===== design.v =====
`timescale 1ns / 1ps
module adder(
    input wire [7:0] in1,
    input wire [7:0] in2,
    input wire sub,  
    output wire [7:0] out
    );
    reg [7:0] tmp;
    wire s0,s1,s2,s3,s4,s5,s6,s7;
    wire co0,co1,co2,co3,co4,co5,co6,co7;
    fa f0(in1[0],in2[0],1'b0,s0,co0);
    fa f1(in1[1],in2[1],co0,s1,co1);
    fa f2(in1[2],in2[2],co1,s2,co2);
    fa f3(in1[3],in2[3],co2,s3,co3);
    fa f4(in1[4],in2[4],co3,s4,co4);
    fa f5(in1[5],in2[5],co4,s5,co5);
    fa f6(in1[6],in2[6],co5,s6,co6);
    fa f7(in1[7],in2[7],co6,s7,co7);  
    assign out = {s7,s6,s5,s4,s3,s2,s1,s0} + sub;
endmodule 
module fa( input A,
       input B,
       input CIN,
       output S,
       output COUT
       );
       assign S = A^B^CIN;
       assign COUT = (A&B) | (CIN&A) | (CIN&B);
endmodule
`timescale 1ns / 1ps
module multiplier(
    input wire [7:0] in1,
    input wire [7:0] in2,
    output wire [7:0] out 
    );
    wire [8:0] A_out1, A_out2, A_out3, A_out4, A_out5, A_out6, A_out7, A_out8;
    wire [7:0] Q_out1, Q_out2, Q_out3, Q_out4, Q_out5, Q_out6, Q_out7, Q_out8;
    wire q0_1, q0_2, q0_3, q0_4, q0_5, q0_6, q0_7, q0_8; 
    Booth B1 (
        9'h000,in1,in2,1'b0,
        A_out1,Q_out1,q0_1
        );
    Booth B2 (
        A_out1,in1,Q_out1,q0_1,
        A_out2,Q_out2,q0_2
        );
    Booth B3 (
        A_out2,in1,Q_out2,q0_2,
        A_out3,Q_out3,q0_3
        );
    Booth B4 (
        A_out3,in1,Q_out3,q0_3,
        A_out4,Q_out4,q0_4
        );
    Booth B5 (
        A_out4,in1,Q_out4,q0_4,
        A_out5,Q_out5,q0_5
        );
    Booth B6 (
        A_out5,in1,Q_out5,q0_5,
        A_out6,Q_out6,q0_6
        );
    Booth B7 (
        A_out6,in1,Q_out6,q0_6,
        A_out7,Q_out7,q0_7
        );
    Booth B8 (
        A_out7,in1,Q_out7,q0_7,
        A_out8,Q_out8,q0_8
        );
    assign out = A_out8[7:0];  
endmodule
module Booth(
    input [8:0] A_in,
    input [7:0] M,
    input [7:0] Q_in,
    input  q0,
    output reg [8:0] A_out,
    output reg [7:0] Q_out,
    output reg q0_out
    );
    wire [8:0] sum, diff;
    assign sum = A_in + {M[7], M};
    assign diff = A_in - {M[7], M};
    always@(A_in,Q_in,M,q0,sum,diff)
    begin
        case({Q_in[0],q0})
            2'b00,2'b11: {A_out, Q_out, q0_out} = {A_in[8], A_in, Q_in};
            2'b01: {A_out, Q_out, q0_out} = {sum[8], sum, Q_in};
            default: {A_out, Q_out, q0_out} = {diff[8], diff, Q_in};
        endcase
    end
endmodule
`timescale 1ns / 1ps
module register(
    input wire [7:0] din,
    input wire clk,
    input wire reset,
    input wire ld,
    output reg [7:0] data
    );
    always@(posedge clk or posedge reset)
    begin
        if(reset == 1)
            data <= 0;
        else if(ld == 1)
            data <= din;
    end
endmodule
`timescale 1ns / 1ps
module controller(
    input wire clk,
    input wire reset,
    output reg [3:0] state,
    output reg [9:0] load, mul_en, add1_en, add2_en, mul_read, add1_read, add2_read  
    );
    parameter [3:0] s1 = 4'b0000,
                    s2 = 4'b0001,
                    s3 = 4'b0011,
                    s4 = 4'b0010,
                    s5 = 4'b0110,
                    s6 = 4'b0111,
                    s7 = 4'b1111,
                    s8 = 4'b1110,
                    s9 = 4'b1010,
                    s10 = 4'b1011,
                    s11 = 4'b1001,
                    s12 = 4'b1000;
    reg not_first_flag;  
    always@(posedge clk or posedge reset)
    begin
        if(reset)
            begin
                state <= s1;
                not_first_flag <= 1'b0;
            end
        else
        begin
            if(state == s3)
                not_first_flag <= 1'b1;
            case(state)
                s1: state <= s2;
                s2: state <= s3;
                s3: state <= s4;
                s4: state <= s5;
                s5: state <= s6;
                s6: state <= s7;
                s7: state <= s8;
                s8: state <= s9;
                s9: state <= s10;
                s10: state <= s11;
                s11: state <= s12;
                s12: state <= s1;
                default: state <= s1;
            endcase
        end       
    end
    always@(*)
    begin
        load = 0;
        mul_en = 0;
        add1_en = 0;
        add2_en = 0;
        mul_read = 0;
        add1_read = 0;
        add2_read = 0;
        case(state)
            s1: 
                begin
                    load = 10'b0000000001;
                    if(not_first_flag)
                    begin
                        mul_en = 0; 
                        add1_en = 10'b1000001000; 
                        add2_en = 10'b0001000100; 
                        mul_read = 0; 
                        add1_read = 10'b0000000100;
                        add2_read = 0;
                    end
                end
            s2: 
                begin
                    load = 10'b0000000010;
                    if(not_first_flag)
                    begin
                        mul_en = 0; 
                        add1_en = 0; 
                        add2_en = 10'b0010001000; 
                        mul_read = 0; 
                        add1_read = 10'b0000001000;
                        add2_read = 0;
                    end
                end
            s3:
                begin
                    load = 10'b0000000100; 
                    mul_en = 0; 
                    add1_en = 0; 
                    add2_en = 0; 
                    mul_read = 0; 
                    add1_read = 0;
                    add2_read = 0;
                end
            s4:
                begin
                    load = 10'b0000001000;
                    mul_en = 0;
                    add1_en = 0; 
                    add2_en = 0; 
                    mul_read = 0;
                    add1_read = 0;
                    add2_read = 0;
                end
            s5:
                begin
                    load = 10'b0000010000;
                    mul_en = 0;
                    add1_en = 0; 
                    add2_en = 0; 
                    mul_read = 0;
                    add1_read = 0;
                    add2_read = 0;
                end
            s6:
                begin
                    load = 10'b0000100000;
                    mul_en = 10'b0000010001;  
                    add1_en = 0; 
                    add2_en = 0; 
                    mul_read = 0;
                    add1_read = 0;
                    add2_read = 0;
                end
            s7:
                begin
                    load = 10'b0001000000;
                    mul_en = 10'b0000100010;  
                    add1_en = 0; 
                    add2_en = 0; 
                    mul_read = 10'b0000000001;  
                    add1_read = 0;
                    add2_read = 0;
                end
            s8:
                begin
                    load = 10'b0010000000;  
                    mul_en = 10'b0001000100;  
                    add1_en = 0; 
                    add2_en = 0; 
                    mul_read = 10'b0000000010;  
                    add1_read = 0;
                    add2_read = 0;
                end
            s9:
                begin
                    load = 10'b0100000000;  
                    mul_en = 10'b0010001000;  
                    add1_en = 0; 
                    add2_en = 0; 
                    mul_read = 10'b0000000100;  
                    add1_read = 0;
                    add2_read = 0;
                end
            s10:
                begin
                    load = 10'b1000000000;  
                    mul_en = 0; 
                    add1_en = 10'b0100000001; 
                    add2_en = 0; 
                    mul_read = 10'b0000001000;  
                    add1_read = 0;
                    add2_read = 0;
                end
            s11:
                begin
                    load = 10'b0100000000;  
                    mul_en = 0; 
                    add1_en = 10'b1000000010; 
                    add2_en = 10'b0000010001; 
                    mul_read = 0; 
                    add1_read = 10'b0000000001;
                    add2_read = 0;
                end
            s12:
                begin
                    load = 10'b1000000000;  
                    mul_en = 0; 
                    add1_en = 10'b0100000100; 
                    add2_en = 10'b0000100010; 
                    mul_read = 0; 
                    add1_read = 10'b0000000010;
                    add2_read = 0;
                end
            default: 
                load = 0;
        endcase
    end
endmodule
`timescale 1ns / 1ps
module datapath(
    input wire clk,
    input wire reset,
    input wire [3:0] state,
    input wire [7:0] next_in,
    input wire [9:0] load, mul_en, add1_en, add2_en, mul_read, add1_read, add2_read,  
    output wire [7:0] r1,r2,r3,r4,r5,r6,r7,r8,r9,r10,  
    output reg [7:0] f
    );
    parameter [3:0] s1 = 4'b0000,
                    s2 = 4'b0001,
                    s3 = 4'b0011,
                    s4 = 4'b0010,
                    s5 = 4'b0110,
                    s6 = 4'b0111,
                    s7 = 4'b1111,
                    s8 = 4'b1110,
                    s9 = 4'b1010,
                    s10 = 4'b1011,
                    s11 = 4'b1001,
                    s12 = 4'b1000;
    wire [7:0] sum1,sum2,prod;  
    reg [7:0] add11,add12,add21,add22,mul1,mul2;
    reg not_first_flag;  
    adder A1(add11,add12,1'b0,sum1);  
    adder A2(add21,~add22,1'b1,sum2);  
    multiplier M1(mul1,mul2,prod);
    register reg1((load[0]) ? next_in : (mul_read[0]) ? prod : (add1_read[0]) ? sum1 : (add2_read[0]) ? sum2 : 8'b0,
        clk,reset,
        load[0] || mul_read[0] || add1_read[0] || add2_read[0],
        r1);
    register reg2((load[1]) ? next_in : (mul_read[1]) ? prod : (add1_read[1]) ? sum1 : (add2_read[1]) ? sum2 : 8'b0,
        clk,reset,
        load[1] || mul_read[1] || add1_read[1] || add2_read[1],
        r2);
    register reg3((load[2]) ? next_in : (mul_read[2]) ? prod : (add1_read[2]) ? sum1 : (add2_read[2]) ? sum2 : 8'b0,
        clk,reset,
        load[2] || mul_read[2] || add1_read[2] || add2_read[2],
        r3);
    register reg4((load[3]) ? next_in : (mul_read[3]) ? prod : (add1_read[3]) ? sum1 : (add2_read[3]) ? sum2 : 8'b0,
        clk,reset,
        load[3] || mul_read[3] || add1_read[3] || add2_read[3],
        r4);
    register reg5((load[4]) ? next_in : (mul_read[4]) ? prod : (add1_read[4]) ? sum1 : (add2_read[4]) ? sum2 : 8'b0,
        clk,reset,
        load[4] || mul_read[4] || add1_read[4] || add2_read[4],
        r5);
    register reg6((load[5]) ? next_in : (mul_read[5]) ? prod : (add1_read[5]) ? sum1 : (add2_read[5]) ? sum2 : 8'b0,
        clk,reset,
        load[5] || mul_read[5] || add1_read[5] || add2_read[5],
        r6);
    register reg7((load[6]) ? next_in : (mul_read[6]) ? prod : (add1_read[6]) ? sum1 : (add2_read[6]) ? sum2 : 8'b0,
        clk,reset,
        load[6] || mul_read[6] || add1_read[6] || add2_read[6],
        r7);
    register reg8((load[7]) ? next_in : (mul_read[7]) ? prod : (add1_read[7]) ? sum1 : (add2_read[7]) ? sum2 : 8'b0,
        clk,reset,
        load[7] || mul_read[7] || add1_read[7] || add2_read[7],
        r8);
    register reg9((load[8]) ? next_in : (mul_read[8]) ? prod : (add1_read[8]) ? sum1 : (add2_read[8]) ? sum2 : 8'b0,
        clk,reset,
        load[8] || mul_read[8] || add1_read[8] || add2_read[8],
        r9);
    register reg10((load[9]) ? next_in : (mul_read[9]) ? prod : (add1_read[9]) ? sum1 : (add2_read[9]) ? sum2 : 8'b0,
        clk,reset,
        load[9] || mul_read[9] || add1_read[9] || add2_read[9],
        r10);
    always@(posedge clk or posedge reset)
    begin
        if(reset)
        begin
            f <= 0;     
            not_first_flag <= 1'b0;
        end
        else
        begin
            case(state)
                s1, s2, s3:
                    if(not_first_flag)
                        f <= sum2;
                s4:
                    not_first_flag <= 1'b1;
                s12:
                    f <= sum2;
                default: ;
            endcase
        end
    end
    always@(posedge clk)
    begin
        case(state)
            s1:
                begin
                    if(not_first_flag)
                    begin
                        add11 <= r4;
                        add12 <= r10;
                        add21 <= sum1;
                        add22 <= r7;
                    end
                end
            s2:
                begin
                    if(not_first_flag)
                    begin
                        add21 <= sum1;
                        add22 <= r8;
                    end
                end
            s6:  
                begin
                    mul1 <= r1;
                    mul2 <= r5;
                end
            s7:  
                begin
                    mul1 <= r2;
                    mul2 <= r6;
                end
            s8:  
                begin
                    mul1 <= r3;
                    mul2 <= r7;
                end
            s9:  
                begin
                    mul1 <= r4;
                    mul2 <= r8;
                end
            s10:  
                begin
                    add11 <= r1;
                    add12 <= r9;
                end
            s11:  
                begin
                    add11 <= r2;
                    add12 <= r10;
                    add21 <= sum1;
                    add22 <= r5;
                end
            s12:  
                begin
                    add11 <= r3;
                    add12 <= r9;
                    add21 <= sum1;
                    add22 <= r6;
                end
            default: ;
        endcase
    end
endmodule
`timescale 1ns / 1ps
module top(
    input wire clk,
    input wire reset,
    input wire [7:0] next_in,
    output wire [7:0] f
    );
    wire [7:0] r1,r2,r3,r4,r5,r6,r7,r8,r9,r10;  
    wire [9:0] load, mul_en, add1_en, add2_en, mul_read, add1_read, add2_read;
    wire [3:0] state;
    controller C1(
        clk,
        reset,
        state,
        load, mul_en, add1_en, add2_en, mul_read, add1_read, add2_read  
    );
    datapath DP1(
        clk,
        reset,
        state,
        next_in,
        load, mul_en, add1_en, add2_en, mul_read, add1_read, add2_read,  
        r1,r2,r3,r4,r5,r6,r7,r8,r9,r10,  
        f
    );
endmodule

===== run.sh =====
#!/bin/bash
# the make line also repeats each setting of config.mk as NAME=value (left out here)
make -C /OpenROAD-flow-scripts/flow DESIGN_CONFIG=/design/flow/config.mk WORK_HOME=/design/flow/orfs CLKGATE_MAP_FILE= finish

===== config.mk =====
export PLATFORM = sky130hd
export DESIGN_NAME = top
export DESIGN_NICKNAME = top
export VERILOG_FILES = /design/flow/design.v
export SDC_FILE = /design/flow/constraint.sdc
export NUM_CORES = 4
export LEC_CHECK = 0
export ABC_AREA = 1
export CAP_MARGIN = 20
export CORE_MARGIN = 2
export CORE_UTILIZATION = 71
export CTS_CLUSTER_SIZE = 15
export HOLD_SLACK_MARGIN = 0.29
export PLACE_DENSITY = 0.84
export SLEW_MARGIN = 20

===== constraint.sdc =====
create_clock -name core_clock -period 6.43 [get_ports {clk}]
set_input_delay 1.2860 -clock core_clock [delete_from_list [all_inputs] [get_ports {clk}]]
set_output_delay 1.2860 -clock core_clock [all_outputs]
set_load 0.01 [all_outputs]

==> run notes, run 1 <==
Here are the numbers from the latest Yosys + OpenROAD run.

In this run the clock root is driven by a sky130_fd_sc_hd__clkbuf_16. The first error in the log reads "[ERROR GRT-0116] Global routing finished with congestion. Check the congestion regions in the DRC Viewer". Yosys reports that the most numerous cell types are sky130_fd_sc_hd__nand2_1 (523), sky130_fd_sc_hd__inv_1 (183), sky130_fd_sc_hd__nand3_1 (145). The multiplexer area fraction after synthesis is 0.0848%.

Of the total synthesized cell area, the portion taken by XOR and XNOR cells is 2.45%. The floorplan report gives the top-level pin count as 18. The total of buffers placed on input and output ports came out at 17.

The overall global routing resource usage came out at 70.2%. The stage where the run came to a stop is 5_1_grt. The proportion of register bits with asynchronous set or reset after synthesis is 66.2%.

Among all cell types in the netlist, the one instantiated most often is sky130_fd_sc_hd__nand2_1. The number of buffers on the longest clock path is 2. Yosys mapped a number of flops with a built-in enable equal to 48. The number of core rows is 47. The count of unique library cells instantiated by Yosys came out at 44.

The total clock buffers created by CTS is 17. The total standard cell area after synthesis came out at 11,800 µm². The half-perimeter wire length after placement came out at 28,100 µm. The horizontal die dimension came out at 133 µm.

For this design, Yosys synthesis ends with a cell count of 1,657. The synthesis area per yosys is 11,800 µm². The synthesis stat section lists a flop and latch total of 142.

The placer's final routability congestion estimate is 0.954. The part of the Yosys area used for sequential elements came out at 32.1%. The cell-mix breakdown from Yosys lists the adder-cell area share as 9.90%. The area share of and-or/or-and cells after synthesis is 13.4%. Ranked by total cell area, the synthesized netlist is headed by sky130_fd_sc_hd__dfrtp_1 (20%), sky130_fd_sc_hd__nand2_1 (17%), sky130_fd_sc_hd__edfxtp_1 (12%), sky130_fd_sc_hd__ha_1 (6.7%), sky130_fd_sc_hd__nand3_1 (6.1%). The clock net in this run drives a total of 142 sinks.

The synthesis report names the predominant flop master as sky130_fd_sc_hd__dfrtp_1. The average instance area after synthesis came out at 7.12 µm². The die footprint is 17,700 µm².

The share of Yosys cell area claimed by the top area cell type came out at 19.9%. Before placement the cells fill 71.9% of the core. The cell type with the highest aggregate area in the netlist is sky130_fd_sc_hd__dfrtp_1.

Counting tap cells, the placed design contains a total of 2,077 instances. Yosys shows that the main logic family after synthesis is simple AND/OR/NAND/NOR gates. The Yosys step of the flow raised 4 warnings. The die is 133 µm tall.

CTS built an H-tree with a depth of 4. The simple logic cell fraction of the synthesized area came out at 34.2%. The net count after synthesis came out at 1,749. The global-route congestion overflow total is 12. The core outline area came out at 16,400 µm².

The run stopped with a tool error. The cell count after synthesis came out at 1,657.
-- layer usage --
layer / global-route usage, % / GRT overflow
met1: 71.5 / 0
met2: 91.0 / 5
met3: 49.2 / 0
met4: 68.6 / 7
met5: 15.3 / 0
-- through the flow --
stage | instance area [µm²] | setup WS (ns)
floorplan | 12200 | -1.00
global placement | 14100 | -1.65
detailed placement | 14100 | -1.91
CTS | 15200 | -1.81
-- timing repair --
item                       CTS
cloned                       0
setup buffers               27
resized                     63
hold buffers                 0
setup endpoints to repair   32
pin swaps                   52
==> run 2: changes to the inputs <==
ABC_AREA = unset   (was 1)
CELL_PAD_IN_SITES_DETAIL_PLACEMENT = 1   (was unset)
CELL_PAD_IN_SITES_GLOBAL_PLACEMENT = 3   (was unset)
CORE_ASPECT_RATIO = 0.5   (was unset)
CORE_MARGIN = 7   (was 2)
CORE_UTILIZATION = 33   (was 71)
CTS_CLUSTER_DIAMETER = 392   (was unset)
CTS_CLUSTER_SIZE = 98   (was 15)
HOLD_SLACK_MARGIN = unset   (was 0.29)
PLACE_DENSITY = unset   (was 0.84)
PLACE_DENSITY_LB_ADDON = 0.05   (was unset)
TNS_END_PERCENT = 15   (was unset)
clock period = 12.0 ns   (was 6.43 ns; I/O delays follow)
==> run notes, run 2 <==
Here are the numbers from the latest Yosys + OpenROAD run.

Run status: timing/DRC/antenna clean (was did not finish). The clock latency of the later-clocked register in the worst-skew pair came out at 0.42 ns. The clock network consumes a total of 0.000547 W. In this run the worst hold path is classified as reg -> reg.

STA lists the startpoint of the worst hold path as C1.not_first_flag. The final timing report derives a shortest allowable period of 11.55 ns. The clock skew after layout is 0.00906 ns. The count of library flops with an enable pin came out at 48 (unchanged). Entering global routing, the biggest net connects 58 pins. The worst-case reg-to-reg setup slack stands at 0.45 ns.

The combinational logic power is 0.000383 W. The pre-CTS setup slack was 0.00136 ns (was -1.91 ns). The layout overhead on the synthesized area came out at 13.4%. The combinational power share came out at 23.8%.

The tally of max-capacitance violations is 0. The startpoint identified for the worst register-to-register timing path is DP1.mul1[0]. STA classifies the critical path startpoint as a register.

The number of antenna-violating nets in the routed design is 0. TritonCTS built the clock tree. The post-synthesis cell count from yosys came out at 1,286 (was 1,657). STA classifies the critical path endpoint as a register. The cell type with the highest aggregate area in the netlist is sky130_fd_sc_hd__dfrtp_1 (unchanged). The number of flip-flops and latches in the synthesized netlist is 142 (unchanged).

The horizontal die dimension came out at 281 µm (was 133 µm). The detailed router's first-iteration violation count is 899. The share of Yosys cell area claimed by the top area cell type was 20.0% (was 19.9%). The cell that appears most often on the critical path is sky130_fd_sc_hd__ha_1. The initial antenna violation count came out at 0. In this design, the largest share of critical-path delay is due to AND-OR/OR-AND gates. The count of unique library cells instantiated by Yosys came to 97 (was 44). The multiplexer area fraction after synthesis is 8.25% (was 0.0848%). The worst flop-to-flop path endpoint is DP1.reg2.data[7]. The most critical hold endpoint after final layout shows a slack of 0.495 ns. The dominant synthesized flop cell was sky130_fd_sc_hd__dfrtp_1 (unchanged). Largest cells by area: sky130_fd_sc_hd__dfrtp_1 (20%), sky130_fd_sc_hd__edfxtp_1 (12%), sky130_fd_sc_hd__mux2_2 (6.9%), sky130_fd_sc_hd__ha_1 (6.7%), sky130_fd_sc_hd__nand2_1 (5.1%) (was sky130_fd_sc_hd__dfrtp_1 (20%), sky130_fd_sc_hd__nand2_1 (17%), sky130_fd_sc_hd__edfxtp_1 (12%), sky130_fd_sc_hd__ha_1 (6.7%), sky130_fd_sc_hd__nand3_1 (6.1%)). In the routed layout, each cell is associated on average with a via count of 5.64.

The cell-internal power came out at 0.00112 W. The peak clock frequency supported by timing is 86.6 MHz. The placed standard-cell area is 12,600 µm² (was 14,100 µm²).

Looking at the worst setup and hold paths, the clock pins of their registers show a slew of 0.06 ns. The global route stage reports its total congestion overflow as 0. The placer's final routability congestion estimate is 0.845 (was 0.954). The via count of the first global-routing pass is 10,400. The final hold violation count came out at 0. The critical path in this run is classified as reg -> reg. The normalized max-slew margin is 25.1%. The average instance area after synthesis is 9.17 µm² (was 7.12 µm²). The arrival time of data at the critical path endpoint is 11.83 ns. The largest fanout of any net on the critical path is 6. The end-of-flow core utilization came out at 38.4%. The slowest stage of the critical path belongs to the cell sky130_fd_sc_hd__edfxtp_1. Per report_power, the top consumer among the power groups is registers. The detailed-routing iteration count for the pre-antenna-repair pass came out at 9. The leakage power of the design came out at 5.54 nW. The tally of OpenROAD warnings is 28.

Top cell types by occurrence after synthesis: sky130_fd_sc_hd__nand2_1 (160), sky130_fd_sc_hd__nor2_1 (106), sky130_fd_sc_hd__dfrtp_1 (94) (was sky130_fd_sc_hd__nand2_1 (523), sky130_fd_sc_hd__inv_1 (183), sky130_fd_sc_hd__nand3_1 (145)). The number of cells on the worst hold path came out at 2. The number of filler instances in the final layout came out at 4,046. The proportion of register bits with asynchronous set or reset after synthesis came out at 66.2% (unchanged). Across all layers, the routed design uses 10,100 vias.

The final timing report counts setup violations totalling 0. The total I/O pin count came to 18 (unchanged). The total standard cell area after synthesis is 11,800 µm² (about the same).

The detailed router reported a total wirelength of 40,700 µm. The buffer cell driving the clock tree root is sky130_fd_sc_hd__clkbuf_16 (unchanged). The synthesis area per yosys came out at 11,800 µm² (about the same). The instance count of the mapped netlist is 1,286 (was 1,657). The overall global routing resource usage came out at 19.3%. The sequential group power came out at 0.000683 W. The final critical path takes up 96.2% of the cycle. The synthesized-area fraction occupied by adder cells is 9.91% (was 9.90%). The net count after synthesis is 1,378 (was 1,749). The yosys synthesis warning count is 4 (unchanged). The die footprint came out at 41,500 µm² (was 17,700 µm²). The part of the Yosys area used for sequential elements came out at 32.2% (was 32.1%). The simple logic cell fraction of the synthesized area is 16.8% (was 34.2%). The post-route standard cell area excluding fillers is 13,400 µm². The transition time at the pin with the least slew margin is 1.12 ns. In this run the worst setup path terminates at DP1.reg2.data[7]. The areal power density over the cells is 121 nW/µm². The first global-routing pass estimated 62,500 µm of wire.

The largest non-sequential cell family by area is AND-OR/OR-AND gates (was simple AND/OR/NAND/NOR gates). The sequential standard cell area is 3790 µm². The most repeated cell in the gate-level netlist after synthesis is sky130_fd_sc_hd__nand2_1 (unchanged). The total of buffers placed on input and output ports came out at 17 (unchanged). The number of pins with negative max-slew slack in the final report came out at 0. The number of buffers on the longest clock path is 2 (unchanged). The area share of and-or/or-and cells after synthesis came out at 19.3% (was 13.4%). The required time of the critical path came out at 12.28 ns. Sequential cells burn 42.3% of the power. STA shows the worst min-delay path finishing at C1.not_first_flag.

For this run, the slowest stage of the critical path takes 0.49 ns. The area taken by multi-input logic gates is 7580 µm². The share of total power consumed by net switching is 30.3%. The number of remaining DRC errors came out at 0. The net count reported at finish is 1,395.

The clock share of power is 33.9%. The wire length per cell after detailed routing is 22.7 µm. The final total negative setup slack came out at 0 ns. The vertical die dimension came out at 148 µm (was 133 µm). The core outline area was 34,800 µm² (was 16,400 µm²). The number of cells on the critical path is 47.

The post-synthesis share of cell area spent on xor and xnor gates came out at 9.09% (was 2.45%). The total clock buffers created by CTS is 17 (unchanged). The worst-case IR drop observed on VDD is 0.000129 V. The final worst slack came out at 0.451 ns.

The worst-case reg-to-reg path depth came out at 47. The total number of H-tree levels is 4 (unchanged). Per the post-run analysis, buffers plus inverters along the critical path come to 4. The starting utilization of the core area came out at 33.8% (was 71.9%). The number of sinks on the clock net is 142 (unchanged). Tracing the worst setup path back leads to its startpoint at DP1.mul1[0]. The half-perimeter wire length after placement came out at 30,300 µm (was 28,100 µm). The number of core rows was 48 (was 47). In this run the power spent charging and discharging nets is 0.000489 W. The final antenna diode tally reported by the flow is 0.
## run 2: per-layer routing
| layer | part of all wire (%) | vias to the layer above | track usage, % |
|---|---|---|---|
| li1 | - | 4751 | - |
| met1 | 49 | 5087 | 27.6 |
| met2 | 45 | 219 | 31.3 |
| met3 | 4.1 | 49 | 1.97 |
| met4 | 1.6 | 0 | 4.72 |
| met5 | 0 | - | 0 |
## run 2: cell type report
type	instances	area share, %
Sequential cell	142	28.4
Timing Repair Buffer	68	4.12
Inverter	65	1.83
Tap cell	475	4.45
Clock inverter	13	1.23
Clock buffer	19	3.31
Multi-Input combinational cell	1009	56.7
## run 2: per-stage QoR
stage          total power (W)  cells
3_3_place_gp           0.00107   1748
6_report               0.00161   1791
5_1_grt                0.00169   1791
3_5_place_dp           0.00107   1748
4_1_cts                0.00163   1781
2_1_floorplan         0.000917   1286
## run 2: repair_timing
item	CTS	global route
hold buffers	0	0
pin swaps	1	5
setup endpoints to repair	4	12
setup buffers	1	10
resized	1	17
==> run 3: changes to the inputs <==
CELL_PAD_IN_SITES_DETAIL_PLACEMENT = unset   (was 1)
CELL_PAD_IN_SITES_GLOBAL_PLACEMENT = 1   (was 3)
CORE_ASPECT_RATIO = unset   (was 0.5)
CORE_MARGIN = 2   (was 7)
CORE_UTILIZATION = 72   (was 33)
CTS_CLUSTER_DIAMETER = 133   (was 392)
CTS_CLUSTER_SIZE = 20   (was 98)
PLACE_DENSITY_LB_ADDON = unset   (was 0.05)
SETUP_SLACK_MARGIN = 1.86   (was unset)
TNS_END_PERCENT = unset   (was 15)
clock period = 6.27 ns   (was 12.0 ns; I/O delays follow)
==> run notes, run 3 <==
Here are the numbers from the latest Yosys + OpenROAD run.

Run status: did not finish (was timing/DRC/antenna clean). The stage where the run came to a stop is 3_1_place_gp_skip_io. The tool reported: "[ERROR GPL-0301] Utilization 106.636 % exceeds 100%".

The number of core rows is 46 (was 48). The post-synthesis cell count from yosys came out at 1,286 (unchanged). The proportion of register bits with asynchronous set or reset after synthesis is 66.2% (unchanged). The simple logic cell fraction of the synthesized area is 16.8% (unchanged). The number of flip-flops and latches in the synthesized netlist was 142 (unchanged).

The count of library flops with an enable pin is 48 (unchanged). The instance count of the mapped netlist came to 1,286 (unchanged). Top cell types by occurrence after synthesis: sky130_fd_sc_hd__nand2_1 (160), sky130_fd_sc_hd__nor2_1 (106), sky130_fd_sc_hd__dfrtp_1 (94) (unchanged). The horizontal die dimension came out at 132 µm (was 281 µm). The average instance area after synthesis came out at 9.17 µm² (unchanged). The post-synthesis share of cell area spent on xor and xnor gates is 9.09% (unchanged). The starting utilization of the core area is 73.9% (was 33.8%). Largest cells by area: sky130_fd_sc_hd__dfrtp_1 (20%), sky130_fd_sc_hd__edfxtp_1 (12%), sky130_fd_sc_hd__mux2_2 (6.9%), sky130_fd_sc_hd__ha_1 (6.7%), sky130_fd_sc_hd__nand2_1 (5.1%) (unchanged). The count of unique library cells instantiated by Yosys is 97 (unchanged). The synthesis area per yosys is 11,800 µm² (unchanged).

The multiplexer area fraction after synthesis was 8.25% (unchanged). The largest non-sequential cell family by area is AND-OR/OR-AND gates (unchanged). The cell type with the highest aggregate area in the netlist is sky130_fd_sc_hd__dfrtp_1 (unchanged). The yosys synthesis warning count was 4 (unchanged).

The vertical die dimension is 132 µm (was 148 µm). The die footprint came out at 17,400 µm² (was 41,500 µm²). The dominant synthesized flop cell is sky130_fd_sc_hd__dfrtp_1 (unchanged). The net count after synthesis is 1,378 (unchanged). The part of the Yosys area used for sequential elements came to 32.2% (unchanged).

The most repeated cell in the gate-level netlist after synthesis is sky130_fd_sc_hd__nand2_1 (unchanged). The area share of and-or/or-and cells after synthesis came out at 19.3% (unchanged). The synthesized-area fraction occupied by adder cells came out at 9.91% (unchanged).

The share of Yosys cell area claimed by the top area cell type is 20.0% (unchanged). The total standard cell area after synthesis was 11,800 µm² (unchanged). The core outline area is 15,900 µm² (was 34,800 µm²).
==> run 4: changes to the inputs <==
ABC_AREA = 1   (was unset)
CELL_PAD_IN_SITES_GLOBAL_PLACEMENT = 0   (was 1)
HOLD_SLACK_MARGIN = 0.27   (was unset)
PLACE_DENSITY_LB_ADDON = 0.2   (was unset)
SETUP_SLACK_MARGIN = unset   (was 1.86)
TNS_END_PERCENT = 5   (was unset)
clock period = 7.79 ns   (was 6.27 ns; I/O delays follow)
==> run notes, run 4 <==
Here are the numbers from the latest Yosys + OpenROAD run.

Run status: did not finish (unchanged). The last stage the flow got to is 5_1_grt (was 3_1_place_gp_skip_io). First error: [ERROR GRT-0232] Routing congestion too high. Check the congestion heatmap in the GUI (was [ERROR GPL-0301] Utilization 106.636 % exceeds 100%.). The share of Yosys cell area claimed by the top area cell type came out at 19.9% (was 20.0%). The largest non-sequential cell family by area is simple AND/OR/NAND/NOR gates (was AND-OR/OR-AND gates). The simple logic cell fraction of the synthesized area is 34.2% (was 16.8%). The dominant synthesized flop cell was sky130_fd_sc_hd__dfrtp_1 (unchanged).

The global-route congestion overflow total came out at 580. The net count after synthesis is 1,749 (was 1,378). The total standard cell area after synthesis was 11,800 µm² (about the same).

The yosys synthesis warning count was 4 (unchanged). The area share of and-or/or-and cells after synthesis is 13.4% (was 19.3%). The most repeated cell in the gate-level netlist after synthesis is sky130_fd_sc_hd__nand2_1 (unchanged). The proportion of register bits with asynchronous set or reset after synthesis came out at 66.2% (unchanged). The post-synthesis cell count from yosys is 1,657 (was 1,286). The multiplexer area fraction after synthesis came out at 0.0848% (was 8.25%). The synthesized-area fraction occupied by adder cells is 9.90% (was 9.91%). Buffers inserted during clock tree synthesis total 17.

The starting utilization of the core area came out at 74.0% (was 73.9%). The tree is rooted in a sky130_fd_sc_hd__clkbuf_16. The number of sinks on the clock net came out at 142. The number of flip-flops and latches in the synthesized netlist was 142 (unchanged). The total number of H-tree levels is 4. The post-synthesis share of cell area spent on xor and xnor gates was 2.45% (was 9.09%).

In this run the count of I/O pins placed on the die edge is 18. The total of hold buffers inserted after clock tree synthesis came out at 0. Largest cells by area: sky130_fd_sc_hd__dfrtp_1 (20%), sky130_fd_sc_hd__nand2_1 (17%), sky130_fd_sc_hd__edfxtp_1 (12%), sky130_fd_sc_hd__ha_1 (6.7%), sky130_fd_sc_hd__nand3_1 (6.1%) (was sky130_fd_sc_hd__dfrtp_1 (20%), sky130_fd_sc_hd__edfxtp_1 (12%), sky130_fd_sc_hd__mux2_2 (6.9%), sky130_fd_sc_hd__ha_1 (6.7%), sky130_fd_sc_hd__nand2_1 (5.1%)). The horizontal die dimension was 132 µm (about the same). The average instance area after synthesis came to 7.12 µm² (was 9.17 µm²). The die footprint came to 17,400 µm² (about the same). Detailed placement ended at an HPWL of 27,500 µm.

Input and output buffers added on the ports amount to 17. Top cell types by occurrence after synthesis: sky130_fd_sc_hd__nand2_1 (523), sky130_fd_sc_hd__inv_1 (183), sky130_fd_sc_hd__nand3_1 (145) (was sky130_fd_sc_hd__nand2_1 (160), sky130_fd_sc_hd__nor2_1 (106), sky130_fd_sc_hd__dfrtp_1 (94)). The instance count of the mapped netlist was 1,657 (was 1,286). The count of unique library cells instantiated by Yosys came out at 44 (was 97).

The placed standard-cell area is 13,600 µm². The count of library flops with an enable pin came out at 48 (unchanged). The core outline area came out at 15,900 µm² (unchanged).

The vertical die dimension is 132 µm (about the same). The placer's final routability congestion estimate is 0.967. The overall global routing resource usage came out at 89.7%. The cell type with the highest aggregate area in the netlist was sky130_fd_sc_hd__dfrtp_1 (unchanged). The synthesis area per yosys is 11,800 µm² (about the same).

The number of buffers on the longest clock path is 2. The number of core rows came out at 46 (unchanged). The part of the Yosys area used for sequential elements is 32.1% (was 32.2%).
[run 4: timing repair]
| action | in CTS |
|---|---|
| resized | 47 |
| endpoints found under the setup margin | 32 |
| setup buffers | 15 |
| endpoints found under the hold margin | 0 |
| pin swaps | 31 |
[run 4: routing by layer]
| metal | GRT overflow | track usage (%) |
|---|---|---|
| met1 | 10 | 85.3 |
| met2 | 356 | 107 |
| met3 | 16 | 73.7 |
| met4 | 192 | 100 |
| met5 | 6 | 37.2 |
[run 4: stage by stage]
stage,setup slack (ns),util [%],total power [W],instances,TNS (ns)
CTS,-0.467,91.2,0.00253,2078,-7.66
detailed placement,-0.682,85.0,0.00161,2031,-13.42
floorplan,-0.000137,-,0.00139,1657,-0.000186
global placement,-0.378,85.0,0.00158,2031,-5.82
==> run 5: changes to the inputs <==
ABC_AREA = unset   (was 1)
CELL_PAD_IN_SITES_GLOBAL_PLACEMENT = unset   (was 0)
CORE_UTILIZATION = 40   (was 72)
CTS_CLUSTER_DIAMETER = 96   (was 133)
CTS_CLUSTER_SIZE = unset   (was 20)
HOLD_SLACK_MARGIN = unset   (was 0.27)
PLACE_DENSITY_LB_ADDON = unset   (was 0.2)
TNS_END_PERCENT = 15   (was 5)
clock period = 12.0 ns   (was 7.79 ns; I/O delays follow)
==> run notes, run 5 <==
Here are the numbers from the latest Yosys + OpenROAD run.

The register-to-register setup slack is 0.60 ns. The number of core rows came to 62 (was 46). In the final report, the number of hold violations comes to 0. The post-route clock period utilization came out at 95.0%. The report lists the power per cell area as 122 nW/µm². The number of cells on the worst hold path is 1. The core outline area is 28,900 µm² (was 15,900 µm²). The buffer cell driving the clock tree root is sky130_fd_sc_hd__clkbuf_16 (unchanged). The clock transition time at the flip-flop clock pins of the worst setup and hold paths is 0.06 ns. STA reports the tightest min-delay check as being of type reg -> reg. The worst setup path is captured at a register. The instance count of the mapped netlist was 1,286 (was 1,657). The number of sinks on the clock net was 142 (unchanged). The final layout contains routed wiring with a total length of 32,800 µm. The worst-case reg-to-reg path depth came out at 47. The average instance area after synthesis is 9.17 µm² (was 7.12 µm²). The vertical die dimension came out at 176 µm (was 132 µm).

Looking at the reg2reg group, the worst path starts from DP1.mul1[0]. The clock skew after layout came out at 0.00940 ns. Largest cells by area: sky130_fd_sc_hd__dfrtp_1 (20%), sky130_fd_sc_hd__edfxtp_1 (12%), sky130_fd_sc_hd__mux2_2 (6.9%), sky130_fd_sc_hd__ha_1 (6.7%), sky130_fd_sc_hd__nand2_1 (5.1%) (was sky130_fd_sc_hd__dfrtp_1 (20%), sky130_fd_sc_hd__nand2_1 (17%), sky130_fd_sc_hd__edfxtp_1 (12%), sky130_fd_sc_hd__ha_1 (6.7%), sky130_fd_sc_hd__nand3_1 (6.1%)). The leakage power of the design is 5.49 nW. The arrival time of data at the critical path endpoint came out at 11.69 ns. The post-synthesis cell count from yosys is 1,286 (was 1,657). The detail-routed via count per cell came out at 5.90. The total I/O pin count came out at 18 (unchanged). The die footprint came out at 30,900 µm² (was 17,400 µm²). For this run the aggregate overflow at the end of global routing stands at 0. The number of filler instances in the final layout came out at 2,771.

The post-route standard cell area excluding fillers came out at 13,200 µm². The part of the Yosys area used for sequential elements came out at 32.2% (was 32.1%). The half-perimeter wire length after placement came out at 24,000 µm (was 27,500 µm).

The most repeated cell in the gate-level netlist after synthesis is sky130_fd_sc_hd__nand2_1 (unchanged). Run status: timing/DRC/antenna clean (was did not finish). Top cell types by occurrence after synthesis: sky130_fd_sc_hd__nand2_1 (160), sky130_fd_sc_hd__nor2_1 (106), sky130_fd_sc_hd__dfrtp_1 (94) (was sky130_fd_sc_hd__nand2_1 (523), sky130_fd_sc_hd__inv_1 (183), sky130_fd_sc_hd__nand3_1 (145)). The placed standard-cell area is 12,400 µm² (was 13,600 µm²). The overall via count from detail_route came out at 9,965. The total of buffers placed on input and output ports was 17 (unchanged). The family with the most delay on the worst path is AND-OR/OR-AND gates. The count of library flops with an enable pin is 48 (unchanged). The OpenROAD report gives the critical path a required time of 12.29 ns. The overall global routing resource usage came out at 21.4%.

Combinational logic burns 23.6% of the power. The area share of and-or/or-and cells after synthesis is 19.3% (was 13.4%). The total number of H-tree levels came out at 4 (unchanged).

The final timing report gives a worst setup slack of 0.604 ns. The dominant synthesized flop cell is sky130_fd_sc_hd__dfrtp_1 (unchanged). The count of unique library cells instantiated by Yosys came out at 97 (was 44). The number of antenna-violating nets in the routed design came out at 0. The worst flop-to-flop path endpoint is DP1.reg2.data[7]. The capture point of the critical path was reported as DP1.reg2.data[7]. The critical path start-end classification is reg -> reg. The worst hold endpoint is DP1.reg9.data[3]. The detailed-routing iteration count for the pre-antenna-repair pass is 8.

The proportion of register bits with asynchronous set or reset after synthesis came to 66.2% (unchanged). The number of remaining DRC errors came out at 0. The post-synthesis share of cell area spent on xor and xnor gates is 9.09% (was 2.45%). The number of buffers and inverters on the critical path is 3. The total of hold buffers inserted after clock tree synthesis came out at 0 (unchanged). The sequential group power is 0.000681 W. The pre-CTS setup slack came out at 0.253 ns (was -0.682 ns). The clock share of power came out at 34.0%. The kind of start point of the critical path is a register. The worst path in the final design needs a cycle of 11.40 ns, including I/O delays and setup. The stage delay of the slowest cell on the critical path came out at 0.62 ns. Headroom to the max-slew limit came out at 32.7%. The multiplexer area fraction after synthesis is 8.25% (was 0.0848%).

Among the stages of the critical path, the cell type that occurs most often is sky130_fd_sc_hd__ha_1. Across all stage logs, warnings added up to 28. The combinational logic power is 0.000379 W. The STA report counts the stages on the worst setup path as 47. The share of total power consumed by net switching came out at 29.7%.

The tally of max-capacitance violations came out at 0. The number of pins with negative max-slew slack in the final report is 0. The wire length per cell after detailed routing came out at 19.4 µm. In this run the most critical hold path is launched from DP1.reg9.data[3]. The synthesized-area fraction occupied by adder cells is 9.91% (was 9.90%).

The cell type with the highest aggregate area in the netlist is sky130_fd_sc_hd__dfrtp_1 (unchanged). The largest non-sequential cell family by area is AND-OR/OR-AND gates (was simple AND/OR/NAND/NOR gates). The net switching component of the power is 0.000477 W.

Of all power groups, the one with the highest power is registers. The slowest stage cell on the critical path is sky130_fd_sc_hd__or4_4. The total clock buffers created by CTS is 17 (unchanged). Detailed-route iteration 0 reported a violation count of 1,065. The via count of the first global-routing pass is 9,566. The total standard cell area after synthesis came out at 11,800 µm² (about the same).

The wire length of the first global-routing pass came out at 52,400 µm. The net count reported at finish is 1,383. The final total negative setup slack came out at 0 ns. The largest fanout of any net on the critical path is 13.

The net count after synthesis is 1,378 (was 1,749). The start point of the critical path is DP1.mul1[0]. The starting utilization of the core area came out at 40.8% (was 74.0%). The horizontal die dimension came out at 176 µm (was 132 µm). The placer's final routability congestion estimate is 0.868 (was 0.967).

The number of flip-flops and latches in the synthesized netlist is 142 (unchanged). The cell-internal power is 0.00113 W. The clock tree from TritonCTS is done. The power after layout came out at 0.00161 W. The synthesis area per yosys is 11,800 µm² (about the same). Across the VDD grid, the largest voltage drop is 0.000122 V. The simple logic cell fraction of the synthesized area came out at 16.8% (was 34.2%). The initial antenna violation count was 1.

The power dissipated in the clock network came out at 0.000547 W. The pin closest to its max-slew limit shows a slew of 1.00 ns. The yosys synthesis warning count came to 4 (unchanged). The layout overhead on the synthesized area came out at 11.6%.

The sequential share of power is 42.4%. The share of Yosys cell area claimed by the top area cell type came out at 20.0% (was 19.9%). The largest net degree at the start of global routing is 75. The peak clock frequency supported by timing came out at 87.8 MHz. The clock latency of the later-clocked register in the worst-skew pair came out at 0.42 ns.

The total setup violations reported at the end of the flow came out at 0. The number of buffers on the longest clock path came out at 2 (unchanged).
==> run 5: area by class of cell <==
cell class	instances	area, µm²	share of cell area [%]
tap	384	480	3.65
clock buffer	20	457	3.47
clock inverter	12	159	1.21
inverter	65	246	1.87
multi-input combinational	1009	7560	57.4
antenna	1	2.50	0.0190
timing repair buffer	56	463	3.52
sequential	142	3790	28.8
==> run 5: repair_timing <==
item / CTS / global route
setup endpoints to repair: 0 / 8
gates resized: 0 / 15
setup buffers: 0 / 12
==> run 5: stage by stage <==
step,utilization (%),instances,hold WS [ns]
after floorplan,-,1286,0.441
after global placement,42.9,1644,0.476
after detailed placement,42.9,1644,0.482
after CTS,45.0,1676,0.495
after global routing,45.6,1688,0.515
final,45.6,1689,0.500
==> run 5: layer usage <==
layer,up-vias,track usage [%],share of wire [%]
met3,59,3.35,6.2
met1,4837,28.8,44
met5,-,0,0
met4,0,7.27,2.7
li1,4715,-,-
met2,354,35.0,47
==> run 6: changes to the inputs <==
CORE_UTILIZATION = 58   (was 40)
CTS_CLUSTER_DIAMETER = unset   (was 96)
SETUP_SLACK_MARGIN = 0.11   (was unset)
TNS_END_PERCENT = unset   (was 15)
clock period = 6.43 ns   (was 12.0 ns; I/O delays follow)
==> run notes, run 6 <==
Here are the numbers from the latest Yosys + OpenROAD run.

The most repeated cell in the gate-level netlist after synthesis is sky130_fd_sc_hd__nand2_1 (unchanged). The largest net degree at the start of global routing is 75 (unchanged). The tally of OpenROAD warnings came out at 33 (was 28). The post-route clock period utilization is 164% (was 95.0%). The total clock buffers created by CTS is 17 (unchanged). Largest cells by area: sky130_fd_sc_hd__dfrtp_1 (20%), sky130_fd_sc_hd__edfxtp_1 (12%), sky130_fd_sc_hd__mux2_2 (6.9%), sky130_fd_sc_hd__ha_1 (6.7%), sky130_fd_sc_hd__nand2_1 (5.1%) (unchanged). The average instance area after synthesis is 9.17 µm² (unchanged). The total standard cell area after synthesis came out at 11,800 µm² (unchanged).

The power dissipated in the clock network is 0.00100 W (was 0.000547 W). The combinational power share came out at 24.0% (was 23.6%). The area taken by multi-input logic gates is 8290 µm² (was 7560 µm²). The final worst slack came out at -4.15 ns (was 0.604 ns). The areal power density over the cells was 190 nW/µm² (was 122 nW/µm²).

The clock transition time at the flip-flop clock pins of the worst setup and hold paths came out at 0.06 ns (about the same). The sequential share of power is 42.7% (was 42.4%). The count of unique library cells instantiated by Yosys is 97 (unchanged). The detailed router's first-iteration violation count is 1,356 (was 1,065). The share of Yosys cell area claimed by the top area cell type is 20.0% (unchanged). The clock tree from TritonCTS was done (unchanged). The clock share of power is 33.3% (was 34.0%).

The net count after synthesis is 1,378 (unchanged). The peak clock frequency supported by timing was 94.6 MHz (was 87.8 MHz). The number of remaining DRC errors is 0 (unchanged). The end-of-flow core utilization is 78.7% (was 45.6%). The kind of start point of the critical path is a register (unchanged).

The arrival time of data at the critical path endpoint is 10.87 ns (was 11.69 ns). The wire length of the first global-routing pass is 57,200 µm (was 52,400 µm). The family with the most delay on the worst path is AND-OR/OR-AND gates (unchanged). The post-synthesis cell count from yosys came out at 1,286 (unchanged).

The normalized max-slew margin is 25.3% (was 32.7%). The leading power group is registers (unchanged). The cell type with the highest aggregate area in the netlist is sky130_fd_sc_hd__dfrtp_1 (unchanged). The power after layout is 0.00300 W (was 0.00161 W). The worst vdd rail ir drop is 0.000255 V (was 0.000122 V). The buffer cell driving the clock tree root is sky130_fd_sc_hd__clkbuf_16 (unchanged).

The core outline area is 20,100 µm² (was 28,900 µm²). The starting utilization of the core area came out at 58.6% (was 40.8%). The sequential standard cell area came out at 3790 µm² (unchanged). The synthesis area per yosys came out at 11,800 µm² (unchanged).

The total setup violations reported at the end of the flow is 32 (was 0). The placer's final routability congestion estimate came to 0.931 (was 0.868). The worst-case reg-to-reg path depth came out at 47 (unchanged). Run status: finished with violations (was timing/DRC/antenna clean).

The worst flop-to-flop path endpoint is DP1.reg4.data[7] (was DP1.reg2.data[7]). The number of sinks on the clock net is 142 (unchanged). The number of buffers on the longest clock path came to 2 (unchanged).

Top cell types by occurrence after synthesis: sky130_fd_sc_hd__nand2_1 (160), sky130_fd_sc_hd__nor2_1 (106), sky130_fd_sc_hd__dfrtp_1 (94) (unchanged). The area share of and-or/or-and cells after synthesis came out at 19.3% (unchanged). The critical path start-end classification is reg -> reg (unchanged). The wire length per cell after detailed routing came out at 19.9 µm (was 19.4 µm).

The simple logic cell fraction of the synthesized area came to 16.8% (unchanged). The global-route congestion overflow total came out at 0 (unchanged). The dominant synthesized flop cell is sky130_fd_sc_hd__dfrtp_1 (unchanged). The stage delay of the slowest cell on the critical path is 0.51 ns (was 0.62 ns). The number of core rows was 52 (was 62). The number of pins with negative max-slew slack in the final report is 0 (unchanged).

The initial antenna violation count came to 1 (unchanged). The buffer and inverter count on the worst path came out at 3 (unchanged). The transition time at the pin with the least slew margin is 1.11 ns (was 1.00 ns). The final critical path time including I/O delays and setup came out at 10.58 ns (was 11.40 ns). The run did not pass the layout checks because of negative setup slack. The total of hold buffers inserted after clock tree synthesis was 0 (unchanged).

The start point of the critical path is DP1.mul1[0] (unchanged). The largest fanout of any net on the critical path came out at 5 (was 13). The die footprint is 21,500 µm² (was 30,900 µm²).

The vertical die dimension came out at 147 µm (was 176 µm). The final total negative setup slack came out at -100.16 ns (was 0 ns). The post-synthesis share of cell area spent on xor and xnor gates came out at 9.09% (unchanged).

Setup repair after global routing could not meet its margin everywhere. The total of buffers placed on input and output ports is 17 (unchanged). The last element of the critical path is DP1.reg4.data[7] (was DP1.reg2.data[7]). The detailed-routing iteration count for the pre-antenna-repair pass was 8 (unchanged).

The net switching component of the power is 0.000912 W (was 0.000477 W). The required time of the critical path came out at 6.72 ns (was 12.29 ns). The proportion of register bits with asynchronous set or reset after synthesis came out at 66.2% (unchanged).

The number of filler instances in the final layout is 1,351 (was 2,771). The leakage power of the design was 6.95 nW (was 5.49 nW). The net count reported at finish came out at 1,652 (was 1,383). The number of placed instances, taps included came out at 1,757 (was 1,644).

The number of antenna-violating nets in the routed design came out at 0 (unchanged). The synthesized-area fraction occupied by adder cells came to 9.91% (unchanged). The largest non-sequential cell family by area is AND-OR/OR-AND gates (unchanged). The worst min-delay path category is reg -> reg (unchanged).

The worst hold margin is 0.484 ns (was 0.500 ns). The half-perimeter wire length after placement came out at 26,200 µm (was 24,000 µm). The share of total power consumed by net switching came out at 30.4% (was 29.7%).

The final hold violation count came out at 0 (unchanged). The multiplexer area fraction after synthesis was 8.25% (unchanged). The worst hold endpoint is C1.not_first_flag (was DP1.reg9.data[3]).

The number of standard cells in the final layout excluding fillers is 1,844 (was 1,689). The count of library flops with an enable pin was 48 (unchanged). The layout overhead on the synthesized area is 34.2% (was 11.6%).

The via count of the first global-routing pass came out at 11,100 (was 9,566). The number of flip-flops and latches in the synthesized netlist came out at 142 (unchanged). The horizontal die dimension is 147 µm (was 176 µm).

The total number of H-tree levels came out at 4 (unchanged). The slowest stage cell on the critical path is sky130_fd_sc_hd__mux4_2 (was sky130_fd_sc_hd__or4_4). The sort of element at the end of the critical path is a register (unchanged).

The hold path startpoint is C1.not_first_flag (was DP1.reg9.data[3]). The cell-internal power came to 0.00209 W (was 0.00113 W). The detail-routed via count per cell is 6.16 (was 5.90). The overall global routing resource usage is 33.5% (was 21.4%). The critical path's most frequent cell is sky130_fd_sc_hd__ha_4 (was sky130_fd_sc_hd__ha_1).

The post-detailed-routing wire length was 36,700 µm (was 32,800 µm). The combinational logic power is 0.000721 W (was 0.000379 W). The total I/O pin count is 18 (unchanged). The yosys synthesis warning count is 4 (unchanged).

The number of cells on the critical path came to 47 (unchanged). The register-to-register setup slack is -4.15 ns (was 0.60 ns). The clock latency of the later-clocked register in the worst-skew pair came out at 0.43 ns (was 0.42 ns). The beginning of the worst register-to-register path is DP1.mul1[0] (unchanged). The instance count of the mapped netlist is 1,286 (unchanged). The part of the Yosys area used for sequential elements came out at 32.2% (unchanged). The tally of max-capacitance violations is 0 (unchanged). The overall via count from detail_route was 11,400 (was 9,965). The sequential group power came out at 0.00128 W (was 0.000681 W). The clock skew after layout came to 0.0142 ns (was 0.00940 ns). The number of cells on the worst hold path came out at 2 (was 1).
## run 6: routing by layer
layer / wire length (µm) / track usage (%) / vias up
met5: 0 / 0 / -
met2: 18000 / 57.5 / 528
met1: 14400 / 42.1 / 5412
li1: - / - / 5271
met3: 2450 / 4.00 / 153
met4: 1850 / 16.2 / 0
## run 6: what timing repair did
| action | 4_1_cts | 5_1_grt |
|---|---|---|
| gates resized | 55 | 70 |
| endpoints found under the setup margin | 32 | 32 |
| pin swaps | 45 | 58 |
| buffers inserted | 35 | 25 |
| endpoints found under the hold margin | 0 | 0 |
## run 6: area by class of cell
class	instances	area share, %
multi-input combinational	1009	52.4
timing repair buffer	325	16.0
inverter	65	1.61
clock inverter	12	1.02
tap	270	2.14
clock buffer	20	2.76
sequential	142	24.0
antenna	1	0.0158
## run 6: per-stage QoR
step	cell area, µm²	setup slack, ns
6_report	15800	-4.15
3_5_place_dp	14200	-4.19
5_1_grt	15800	-4.43
2_1_floorplan	12100	-4.16
3_3_place_gp	14200	-3.91
4_1_cts	15300	-3.92
==> run 7: changes to the inputs <==
ABC_AREA = 1   (was unset)
CAP_MARGIN = 0   (was 20)
CELL_PAD_IN_SITES_DETAIL_PLACEMENT = 1   (was unset)
CORE_ASPECT_RATIO = 0.84   (was unset)
CORE_UTILIZATION = 49   (was 58)
CTS_CLUSTER_DIAMETER = 96   (was unset)
CTS_CLUSTER_SIZE = 75   (was unset)
GPL_ROUTABILITY_DRIVEN = 0   (was unset)
MAX_ROUTING_LAYER = met4   (was unset)
MIN_ROUTING_LAYER = met2   (was unset)
SETUP_SLACK_MARGIN = unset   (was 0.11)
SLEW_MARGIN = 0   (was 20)
TNS_END_PERCENT = 95   (was unset)
clock period = 18.0 ns   (was 6.43 ns; I/O delays follow)
==> run notes, run 7 <==
Here are the numbers from the latest Yosys + OpenROAD run.

Run status: timing/DRC/antenna clean (was finished with violations). The multiplexer area fraction after synthesis is 0.0848% (was 8.25%). The number of cells on the worst hold path came out at 2 (unchanged). The proportion of register bits with asynchronous set or reset after synthesis came out at 66.2% (unchanged). The total of buffers placed on input and output ports was 17 (unchanged). The final critical path time including I/O delays and setup is 10.49 ns (was 10.58 ns).

The clock latency of the later-clocked register in the worst-skew pair is 0.46 ns (was 0.43 ns). The final total negative setup slack is 0 ns (was -100.16 ns). The post-detailed-routing wire length was 43,200 µm (was 36,700 µm). The wire length of the first global-routing pass is 69,900 µm (was 57,200 µm). The vertical die dimension came out at 146 µm (was 147 µm). The tally of max-capacitance violations came out at 0 (unchanged). The number of cells on the critical path came out at 49 (was 47). The post-synthesis share of cell area spent on xor and xnor gates came out at 2.45% (was 9.09%).

The part of the Yosys area used for sequential elements came to 32.1% (was 32.2%). The met3 layer usage reported by global route came out at 72.7% (was 4.00%). The combinational logic power came out at 0.000263 W (was 0.000721 W). The net count reported at finish is 1,751 (was 1,652).

The last element of the critical path is DP1.reg4.data[7] (unchanged). The worst vdd rail ir drop came out at 0.0000797 V (was 0.000255 V). The half-perimeter wire length after placement is 30,100 µm (was 26,200 µm). The start point of the critical path is DP1.mul1[0] (unchanged).

The leakage power of the design was 6.10 nW (was 6.95 nW). The number of pins with negative max-slew slack in the final report came to 0 (unchanged). The number of antenna-violating nets in the routed design is 0 (unchanged). The cell type with the highest aggregate area in the netlist was sky130_fd_sc_hd__dfrtp_1 (unchanged). The hold path startpoint is C1.not_first_flag (unchanged). The horizontal die dimension came out at 173 µm (was 147 µm). The instance count of the mapped netlist came to 1,657 (was 1,286). The met2 usage in global routing is 59.7% (was 57.5%). The initial antenna violation count is 0 (was 1). The count of library flops with an enable pin is 48 (unchanged). The number of sinks on the clock net is 142 (unchanged). The final antenna diode count came out at 0 (was 1). The combinational power share is 24.1% (was 24.0%).

The number of core rows is 52 (unchanged). The number of filler instances in the final layout is 3,087 (was 1,351). The worst hold endpoint is C1.not_first_flag (unchanged). The share of Yosys cell area claimed by the top area cell type came out at 19.9% (was 20.0%). The arrival time of data at the critical path endpoint is 10.80 ns (was 10.87 ns). The total of hold buffers inserted after clock tree synthesis was 0 (unchanged). The total setup violations reported at the end of the flow came out at 0 (was 32). The number of remaining DRC errors is 0 (unchanged). The slowest stage cell on the critical path was sky130_fd_sc_hd__xor2_1 (was sky130_fd_sc_hd__mux4_2). The sequential standard cell area was 3790 µm² (unchanged). The wire length per cell after detailed routing is 21.7 µm (was 19.9 µm). The detailed-routing iteration count for the pre-antenna-repair pass is 48 (was 8). Largest cells by area: sky130_fd_sc_hd__dfrtp_1 (20%), sky130_fd_sc_hd__nand2_1 (17%), sky130_fd_sc_hd__edfxtp_1 (12%), sky130_fd_sc_hd__ha_1 (6.7%), sky130_fd_sc_hd__nand3_1 (6.1%) (was sky130_fd_sc_hd__dfrtp_1 (20%), sky130_fd_sc_hd__edfxtp_1 (12%), sky130_fd_sc_hd__mux2_2 (6.9%), sky130_fd_sc_hd__ha_1 (6.7%), sky130_fd_sc_hd__nand2_1 (5.1%)). The number of buffers on the longest clock path came out at 2 (unchanged). The normalized max-slew margin came to 21.4% (was 25.3%).

The required time of the critical path is 18.32 ns (was 6.72 ns). The buffer and inverter count on the worst path was 6 (was 3). The global routing usage on met1 is 0% (was 42.1%). The total I/O pin count came out at 18 (unchanged). Top cell types by occurrence after synthesis: sky130_fd_sc_hd__nand2_1 (523), sky130_fd_sc_hd__inv_1 (183), sky130_fd_sc_hd__nand3_1 (145) (was sky130_fd_sc_hd__nand2_1 (160), sky130_fd_sc_hd__nor2_1 (106), sky130_fd_sc_hd__dfrtp_1 (94)). The final hold violation count is 0 (unchanged). The starting utilization of the core area is 49.4% (was 58.6%). The detail-routed via count per cell came out at 8.25 (was 6.16). The dominant synthesized flop cell is sky130_fd_sc_hd__dfrtp_1 (unchanged). The kind of start point of the critical path is a register (unchanged).

The sequential group power is 0.000452 W (was 0.00128 W). The clock tree from TritonCTS is done (unchanged). The busiest metal layer after global routing is met3 (was met2).

The via count of the first global-routing pass was 18,300 (was 11,100). The overall global routing resource usage is 54.5% (was 33.5%). The die footprint came out at 25,300 µm² (was 21,500 µm²). The beginning of the worst register-to-register path is DP1.mul1[0] (unchanged). The worst flop-to-flop path endpoint is DP1.reg4.data[7] (unchanged).

The detailed router's first-iteration violation count is 4,004 (was 1,356). The net count after synthesis came out at 1,749 (was 1,378). The sequential share of power came out at 41.5% (was 42.7%). The simple logic cell fraction of the synthesized area is 34.2% (was 16.8%). The tally of OpenROAD warnings came out at 29 (was 33). The post-CTS repair timing setup buffer count is 0 (was 35). The stage delay of the slowest cell on the critical path came to 0.56 ns (was 0.51 ns). The cell-internal power came out at 0.000724 W (was 0.00209 W). The final worst slack came to 7.51 ns (was -4.15 ns). The worst min-delay path category is reg -> reg (unchanged). The largest fanout of any net on the critical path came out at 9 (was 5).

Unrepaired setup endpoints after global routing: no (was yes). The clock transition time at the flip-flop clock pins of the worst setup and hold paths was 0.07 ns (was 0.06 ns). The transition time at the pin with the least slew margin came to 1.17 ns (was 1.11 ns). The global-route congestion overflow total is 0 (unchanged). The area share of and-or/or-and cells after synthesis was 13.4% (was 19.3%). The synthesized-area fraction occupied by adder cells is 9.90% (was 9.91%). The area taken by multi-input logic gates came out at 7090 µm² (was 8290 µm²). The overall via count from detail_route came out at 16,500 (was 11,400). The post-route clock period utilization is 58.3% (was 164%). The largest non-sequential cell family by area is simple AND/OR/NAND/NOR gates (was AND-OR/OR-AND gates).

The number of flip-flops and latches in the synthesized netlist is 142 (unchanged). The core outline area came out at 23,900 µm² (was 20,100 µm²). The total clock buffers created by CTS came out at 17 (unchanged).

The net switching component of the power was 0.000367 W (was 0.000912 W). The leading power group is registers (unchanged). The register-to-register setup slack was 7.51 ns (was -4.15 ns). The most repeated cell in the gate-level netlist after synthesis was sky130_fd_sc_hd__nand2_1 (unchanged). The total standard cell area after synthesis came out at 11,800 µm² (about the same).

The clock share of power is 34.4% (was 33.3%). The areal power density over the cells came out at 85.0 nW/µm² (was 190 nW/µm²). The critical path start-end classification was reg -> reg (unchanged). The sort of element at the end of the critical path was a register (unchanged). The critical path's most frequent cell is sky130_fd_sc_hd__ha_1 (was sky130_fd_sc_hd__ha_4). The layout overhead on the synthesized area came to 8.79% (was 34.2%).

The yosys synthesis warning count is 4 (unchanged). The peak clock frequency supported by timing was 95.4 MHz (was 94.6 MHz). The pre-CTS setup slack is 8.15 ns (was -4.19 ns). The end-of-flow core utilization came out at 53.8% (was 78.7%). The worst-case reg-to-reg path depth came out at 49 (was 47). The share of total power consumed by net switching came out at 33.6% (was 30.4%). The clock skew after layout is 0.0179 ns (was 0.0142 ns). The post-synthesis cell count from yosys is 1,657 (was 1,286). The buffer cell driving the clock tree root was sky130_fd_sc_hd__clkbuf_16 (unchanged).

The count of unique library cells instantiated by Yosys is 44 (was 97). The total number of H-tree levels came to 4 (unchanged). The post-CTS resize count came out at 0 (was 55). The average instance area after synthesis is 7.12 µm² (was 9.17 µm²).

The family with the most delay on the worst path is AND-OR/OR-AND gates (unchanged). The synthesis area per yosys came out at 11,800 µm² (about the same). The largest net degree at the start of global routing came out at 75 (unchanged). The power dissipated in the clock network came out at 0.000375 W (was 0.00100 W).
run 7: stage by stage:
step	instance area, µm²	instances	hold WS, ns	power [W]
floorplan	11800	1657	0.434	0.000602
global placement	12200	1964	0.454	0.000681
detailed placement	12200	1964	0.458	0.000693
CTS	12800	1996	0.474	0.00106
global route	12800	1996	0.511	0.00113
finish	12800	1996	0.475	0.00109
run 7: layout make-up:
cell class	instances	share of cell area [%]
multi-input combinational	1283	55.2
sequential	142	29.5
inverter	188	5.52
clock buffer	19	3.45
tap	324	3.16
timing repair buffer	27	1.91
clock inverter	13	1.19
run 7: metal layers:
layer	up-vias	part of all wire [%]
met2	4611	45
li1	5492	-
met3	711	43
met5	-	0
met4	0	11
met1	5660	0
==> run 8: changes to the inputs <==
CAP_MARGIN = 20   (was 0)
CELL_PAD_IN_SITES_DETAIL_PLACEMENT = 0   (was 1)
CELL_PAD_IN_SITES_GLOBAL_PLACEMENT = 0   (was unset)
CORE_ASPECT_RATIO = 1.79   (was 0.84)
CORE_MARGIN = 7   (was 2)
CORE_UTILIZATION = 16   (was 49)
CTS_CLUSTER_DIAMETER = unset   (was 96)
CTS_CLUSTER_SIZE = 64   (was 75)
GPL_TIMING_DRIVEN = 0   (was unset)
MIN_ROUTING_LAYER = met1   (was met2)
PLACE_DENSITY = 0.95   (was unset)
SLEW_MARGIN = 40   (was 0)
TNS_END_PERCENT = 45   (was 95)
clock period = 13.2 ns   (was 18.0 ns; I/O delays follow)
==> run notes, run 8 <==
Here are the numbers from the latest Yosys + OpenROAD run.

The vertical die dimension is 377 µm (was 146 µm). The worst-case reg-to-reg path depth came out at 56 (was 49). Unrepaired setup endpoints after global routing: no (unchanged).

The total setup violations reported at the end of the flow was 0 (unchanged). The worst flop-to-flop path endpoint is DP1.reg2.data[7] (was DP1.reg4.data[7]). The total clock buffers created by CTS is 17 (unchanged).

The detailed router's first-iteration violation count is 2,038 (was 4,004). The net count reported at finish is 1,786 (was 1,751). The stage delay of the slowest cell on the critical path is 0.61 ns (was 0.56 ns). The combinational power share came out at 26.0% (was 24.1%). The number of filler instances in the final layout is 7,917 (was 3,087). The start point of the critical path is DP1.mul1[0] (unchanged). The number of flip-flops and latches in the synthesized netlist is 142 (unchanged). The transition time at the pin with the least slew margin is 0.920 ns (was 1.17 ns). The last element of the critical path is DP1.reg2.data[7] (was DP1.reg4.data[7]).

The clock transition time at the flip-flop clock pins of the worst setup and hold paths came to 0.07 ns (about the same). The total I/O pin count is 18 (unchanged). The largest non-sequential cell family by area is simple AND/OR/NAND/NOR gates (unchanged). The number of core rows came out at 133 (was 52). The cell-internal power came out at 0.000959 W (was 0.000724 W). The most repeated cell in the gate-level netlist after synthesis was sky130_fd_sc_hd__nand2_1 (unchanged). The wire length per cell after detailed routing is 14.8 µm (was 21.7 µm).

The multiplexer area fraction after synthesis is 0.0848% (unchanged). Top cell types by occurrence after synthesis: sky130_fd_sc_hd__nand2_1 (523), sky130_fd_sc_hd__inv_1 (183), sky130_fd_sc_hd__nand3_1 (145) (unchanged). The final critical path time including I/O delays and setup came to 10.28 ns (was 10.49 ns). The sequential share of power came out at 41.7% (was 41.5%). The leading power group was registers (unchanged). The via count of the first global-routing pass is 12,500 (was 18,300).

The number of antenna-violating nets in the routed design is 0 (unchanged). The sequential group power was 0.000607 W (was 0.000452 W). The arrival time of data at the critical path endpoint came out at 10.60 ns (was 10.80 ns).

The synthesized-area fraction occupied by adder cells came to 9.90% (unchanged). The power dissipated in the clock network was 0.000471 W (was 0.000375 W). The clock tree from TritonCTS is done (unchanged). The final total negative setup slack came out at 0 ns (unchanged). The total standard cell area after synthesis is 11,800 µm² (unchanged). The combinational logic power came to 0.000378 W (was 0.000263 W).

The register-to-register setup slack is 2.92 ns (was 7.51 ns). The end-of-flow core utilization came to 18.9% (was 53.8%). The clock skew after layout came out at 0.0119 ns (was 0.0179 ns). The clock latency of the later-clocked register in the worst-skew pair is 0.45 ns (was 0.46 ns). The cell type with the highest aggregate area in the netlist is sky130_fd_sc_hd__dfrtp_1 (unchanged).

The number of buffers on the longest clock path was 2 (unchanged). The layout overhead on the synthesized area came out at 17.1% (was 8.79%). The largest fanout of any net on the critical path is 9 (unchanged).

The sort of element at the end of the critical path is a register (unchanged). The area share of and-or/or-and cells after synthesis is 13.4% (unchanged). The part of the Yosys area used for sequential elements came out at 32.1% (unchanged). The synthesis area per yosys came to 11,800 µm² (unchanged).

The average instance area after synthesis came out at 7.12 µm² (unchanged). The simple logic cell fraction of the synthesized area came to 34.2% (unchanged). The number of cells on the worst hold path is 2 (unchanged). The detailed-routing iteration count for the pre-antenna-repair pass was 8 (was 48). The buffer and inverter count on the worst path is 8 (was 6). The die footprint is 81,900 µm² (was 25,300 µm²). The overall global routing resource usage is 9.78% (was 54.5%).

The critical path start-end classification is reg -> reg (unchanged). The hold path startpoint is DP1.f[1] (was C1.not_first_flag). The kind of start point of the critical path is a register (unchanged).

The areal power density over the cells came out at 105 nW/µm² (was 85.0 nW/µm²). The overall via count from detail_route is 12,600 (was 16,500). The post-synthesis share of cell area spent on xor and xnor gates came out at 2.45% (unchanged). The starting utilization of the core area is 16.1% (was 49.4%). The net count after synthesis is 1,749 (unchanged).

The post-route clock period utilization came to 77.9% (was 58.3%). The worst min-delay path category is reg -> reg (unchanged). The instance count of the mapped netlist came out at 1,657 (unchanged). The initial antenna violation count was 6 (was 0). The post-detailed-routing wire length came to 39,300 µm (was 43,200 µm).

The detail-routed via count per cell came out at 4.75 (was 8.25). Run status: timing/DRC/antenna clean (unchanged).
[run 8: metal layers]
layer	track usage [%]	vias to the layer above	routed length, µm
met5	-	-	0
met4	8.08	0	4070
met3	2.79	383	3970
met2	16.9	968	19500
met1	8.86	5649	11700
li1	-	5614	-
[run 8: per-stage QoR]
step / hold WS [ns] / std cells / total power, W / instance area, µm² / setup slack, ns
floorplan: 0.434 / 1657 / 0.000821 / 11800 / 4.69
finish: 0.482 / 2657 / 0.00146 / 13800 / 2.92
detailed placement: 0.470 / 2620 / 0.000967 / 13200 / 3.18
CTS: 0.491 / 2652 / 0.00144 / 13800 / 3.14
global route: 0.515 / 2657 / 0.00151 / 13800 / 2.25
global placement: 0.456 / 2619 / 0.000948 / 13200 / 3.55
[run 8: layout make-up]
type | instances | area (µm²) | area share (%)
Antenna cell | 5 | 12.5 | 0.0906
Timing Repair Buffer | 18 | 198 | 1.43
Multi-Input combinational cell | 1283 | 7130 | 51.6
Tap cell | 945 | 1180 | 8.56
Clock buffer | 18 | 450 | 3.26
Buffer | 44 | 215 | 1.56
Clock inverter | 14 | 120 | 0.869
Sequential cell | 142 | 3790 | 27.5
Inverter | 188 | 711 | 5.14
No activity file was given, so power comes from the tool's default toggle rates.
